## TCAM_TOP
module TCAM_TOP (
        input                   CLK
       ,input                   RESET
       ,input                   SEARCH
       ,input                   SETTING
       ,input   [DATA_BITS-1:0] KEY
       ,input   [IDWID-1:0]     SETTING_ID
       ,input   [MASKWID-1:0]   SETTING_MASKID
       ,input   [IDWID-1:0]     SETTING_PRIORITY
       ,output  [IDWID-1:0]     RULEID
       ,output                  SETTING_COMPLETE
       ,output                  SEARCH_COMPLETE
       ,output                  MISMATCH
       ,input                     DDR3_AVL_INIT
       ,input   [SDRAM_DATA-1:0]  DDR3_AVL_READDATA
       ,input                     DDR3_AVL_WAITREQUEST
       ,input                     DDR3_AVL_READDATAVALID
       ,output                    DDR3_AVL_READ
       ,output                    DDR3_AVL_WRITE
       ,output  [SDRAM_ADDR-1:0]  DDR3_AVL_ADDRESS
       ,output  [SDRAM_DATA-1:0]  DDR3_AVL_WRITEDATA
       ,output                    DDR3_AVL_BURSTCOUNT
       ,output                    DDR3_AVL_INITCOMPLETE
	);
For scale: ~3200 flip-flops, roughly 100000 sq um of cells after synthesis.
make LEC_CHECK=0 ABC_AREA=0 CAP_MARGIN=20 CORE_MARGIN=2 CORE_UTILIZATION=72 CTS_CLUSTER_DIAMETER=337 CTS_CLUSTER_SIZE=21 GPL_ROUTABILITY_DRIVEN=1 HOLD_SLACK_MARGIN=0.29 MAX_ROUTING_LAYER=met4 PLACE_DENSITY_LB_ADDON=0.08 SETUP_SLACK_MARGIN=0.93 SLEW_MARGIN=20 finish   # period 3.12 ns
run.sh (not shown) runs the stock make flow with config.mk's settings and CLKGATE_MAP_FILE=.
The starting point completed without violations.
Then changed:
==> flow/config.mk (replaced) <==
export PLATFORM = sky130hd
export DESIGN_NAME = TCAM_TOP
export DESIGN_NICKNAME = TCAM_TOP
export VERILOG_FILES = /design/flow/design.v
export SDC_FILE = /design/flow/constraint.sdc
export NUM_CORES = 4
export LEC_CHECK = 0
export CAP_MARGIN = 20
export CORE_MARGIN = 2
export CORE_UTILIZATION = 72
export CTS_CLUSTER_SIZE = 17
export SETUP_SLACK_MARGIN = 0.91
export SLEW_MARGIN = 20
Effect:
- clock-buffer cell count increases by 155
- via count rose by 1.0%
- power went up by 19%
- utilization climbs by 2.2 points
- hold slack got worse by 0.15 ns
- routed wire length is higher by 2.0%
- setup slack loses 0.062 ns
Then changed:
--- a/flow/config.mk
+++ b/flow/config.mk
@@ -9,5 +9,7 @@
 export CORE_MARGIN = 2
 export CORE_UTILIZATION = 72
-export CTS_CLUSTER_SIZE = 17
-export SETUP_SLACK_MARGIN = 0.91
+export CTS_CLUSTER_DIAMETER = 119
+export CTS_CLUSTER_SIZE = 10
+export PLACE_DENSITY_LB_ADDON = 0.0
+export SETUP_SLACK_MARGIN = 0.89
 export SLEW_MARGIN = 20
Outcome: With this change the flow finished with antenna rules left; clock power climbs by about 2%; global-route usage climbs by 0.48 points; worst setup slack degrades by 0.033 ns; total power climbs by 0.97%; wire length climbs by 1.5%; cell count climbs by 0.95%.


run A:
TCAM_TOP again, from the RTL that the note above started with.
clock: 3.12 ns
lec_check: 0
abc_area: 0
cap_margin: 40
core_margin: 2
core_utilization: 72
cts_cluster_diameter: 337
cts_cluster_size: 21
gpl_routability_driven: 1
max_routing_layer: met4
place_density_lb_addon: 0.08
setup_slack_margin: 0.93
slew_margin: 20
The flow did not stop early for run A: all stages ran, and the layout cleared the timing, design-rule and antenna checks.
Input-level comparison between run B and run A:
Settings: SETUP_SLACK_MARGIN changed from 0.93 to 0.61; PLACE_DENSITY_LB_ADDON removed (was 0.08); CTS_CLUSTER_SIZE removed (was 21); CTS_CLUSTER_DIAMETER removed (was 337); CAP_MARGIN changed from 40 to 20; CORE_UTILIZATION changed from 72 to 70.
Notes after the runs:
Per the comparison of run B with run A, Yosys chip area has remained practically unchanged, placed cell count has increased. Going from run A to run B, count of plain and timing-repair buffers lost 14, fraction of area in multi-input gates saw a decrease, peak supply drop has decreased, detailed-route vias per instance dropped about 0.7%, via count of the first global-routing pass now sits higher. From run A to run B the numbers moved as follows: synthesis-to-finish area growth rose 4.9 points, clock skew after layout picked up an extra 0.020 ns. Comparing run A and run B, the higher cell leakage power was measured on run B.
--- input diff run B..run C ---
Settings: an added PLACE_DENSITY_LB_ADDON of 0.05; an added CTS_CLUSTER_SIZE of 21; a change of CORE_UTILIZATION from 70 to 72; an added CTS_CLUSTER_DIAMETER of 337; a change of SETUP_SLACK_MARGIN from 0.61 to 0.93; an added HOLD_SLACK_MARGIN of 0.29.
==> results <==
Per the comparison of run C with run B, number of buffer and inverter stages on the critical path level; worst path setup slack after routing moved up; total count of hold-check failures in the final report level; minimum clock period moved down; number of cell instances on the worst register-to-register path moved up. Across both runs, setup slack after placement was lower for run C than for run B. In the reports for run B and run C, the smaller detailed-route wire length per cell belongs to run C.
### run C -> run D
Settings: HOLD_SLACK_MARGIN no longer set, was 0.29; CAP_MARGIN now 35, was 20; MAX_ROUTING_LAYER now met5, was met4; CTS_CLUSTER_SIZE now 14, was 21; CTS_CLUSTER_DIAMETER now 100, was 337; PLACE_DENSITY_LB_ADDON now 0.08, was 0.05.
- Run C finished end to end and its layout was clean on timing, DRC and antenna.
- Run D closes out successfully: all stages finished, all timing, DRC and antenna checks passed.
- Changes observed in run D relative to run C: routing usage on met2 has increased, worst-case reg-to-reg path depth has increased, number of non-clock buffers has decreased, final period demand of the worst path has decreased, combinational cell area excluding buffers and inverters has remained practically unchanged.
- Power: run D draws more than run C
- Of run C and run D, the higher hold slack belongs to run C.
Power and IR drop assume default switching activity.
